## mult16_top
module mult16_top (
  input         clk,
  input  [15:0] a,
  input  [15:0] b,
  output [31:0] p
);
Size in the first run: about 670 cells after synthesis, ~64 flip-flops, ~65 I/O pins, about 7700 um2 of cells after synthesis.
make LEC_CHECK=0 CAP_MARGIN=20 CORE_ASPECT_RATIO=0.66 CORE_MARGIN=2 CORE_UTILIZATION=60 CTS_CLUSTER_DIAMETER=273 GPL_ROUTABILITY_DRIVEN=1 GPL_TIMING_DRIVEN=0 MAX_ROUTING_LAYER=met5 MIN_ROUTING_LAYER=met1 PLACE_DENSITY=0.42 SETUP_SLACK_MARGIN=4.74 SLEW_MARGIN=40 finish   # period 23.6 ns
run.sh (not shown) runs the stock make flow with config.mk's settings and CLKGATE_MAP_FILE=.
Edit:
Settings changed: CORE_ASPECT_RATIO 0.66 to unset, CORE_UTILIZATION 60 to 57, CTS_CLUSTER_DIAMETER 273 to unset, GPL_ROUTABILITY_DRIVEN 1 to unset, GPL_TIMING_DRIVEN 0 to unset, MAX_ROUTING_LAYER met5 to unset, MIN_ROUTING_LAYER met1 to unset, PLACE_DENSITY 0.42 to unset, SETUP_SLACK_MARGIN 4.74 to unset, SLEW_MARGIN 40 to 20.
Clock period 23.6 ns to 7.89 ns, I/O delays scaled along.
=>
- The changed run completed, yet does not pass: negative setup slack
- fmax came out higher by 12%
- register-to-register slack gets worse by 14000 ps
- routed wire length came out lower by 15%
Edit:
Settings changed: CORE_UTILIZATION 57 to 63.
Clock period 7.89 ns to 5.59 ns, I/O delays scaled along.
The changed run completed, yet does not pass: negative setup slack.
Global-route usage climbs by 4.3 points.
Clock skew stays flat.
Sequential cell count stays the same.
Cell count decreases by 2.5%.
Worst hold slack improved by 63 ps.
First-iteration DRC count rises by 1.8%.
Die size falls by 9.2%.
Worst setup slack gets worse by 2300 ps.
Synthesized cell count stays the same.
Edit:
Settings changed: CORE_UTILIZATION 63 to 66.
Clock period 5.59 ns to 12.2 ns, I/O delays scaled along.
The changed run produced a layout that fails on negative setup slack.
Final cell count is lower by a few percent.
Count of clock-buffer cells in the layout drops by 3.
Global-route usage falls by 1.7 points.
Area after synthesis is unchanged.
Via count drops slightly.
Final area shrinks by a few percent.
Wire length fell by a few percent.
Edit:
Settings changed: CAP_MARGIN 20 to 0, CORE_UTILIZATION 66 to 72, CTS_CLUSTER_DIAMETER set to 96, CTS_CLUSTER_SIZE set to 79, PLACE_DENSITY_LB_ADDON set to 0.06, SETUP_SLACK_MARGIN set to 3.54.
- The changed run completed, yet does not pass: negative setup slack
- synthesized area is unchanged
- non-clock buffer count is unchanged
- die area went down by 8.0%

========
mult16_top again, from the RTL that the note above started with.
==> flow/config.mk <==
export PLATFORM = sky130hd
export DESIGN_NAME = mult16_top
export DESIGN_NICKNAME = mult16_top
export VERILOG_FILES = /design/flow/design.v
export SDC_FILE = /design/flow/constraint.sdc
export NUM_CORES = 4
export LEC_CHECK = 0
export ABC_AREA = 1
export CAP_MARGIN = 20
export CORE_MARGIN = 2
export CORE_UTILIZATION = 70
export PLACE_DENSITY_LB_ADDON = 0.11
export SETUP_SLACK_MARGIN = 1.11
export SLEW_MARGIN = 20
==> flow/constraint.sdc <==
create_clock -name core_clock -period 3.75 [get_ports {clk}]
set_input_delay 0.7500 -clock core_clock [delete_from_list [all_inputs] [get_ports {clk}]]
set_output_delay 0.7500 -clock core_clock [all_outputs]
set_load 0.01 [all_outputs]
The starting point finished but failed the layout checks on negative setup slack.
==> next run, changes <==
Settings changed: CORE_UTILIZATION 70 to 72, PLACE_DENSITY set to 0.35, PLACE_DENSITY_LB_ADDON 0.11 to unset, SETUP_SLACK_MARGIN 1.11 to unset.
Clock period 3.75 ns to 9.39 ns, I/O delays scaled along.
Outcome: The new run finished but fails on negative setup slack. Setup slack improves by 5.7 ns. Routed wire length shrinks by 8.6%. Design area shrinks by 5.2%. Count of clock-buffer cells in the layout grows by 3. Sequential share of layout area grows by 0.75 points. Register-to-register slack improves by 5.7 ns. Non-clock buffer count shrinks by 12. Synthesized cell count stays the same. Worst hold slack improves by 0.0041 ns.
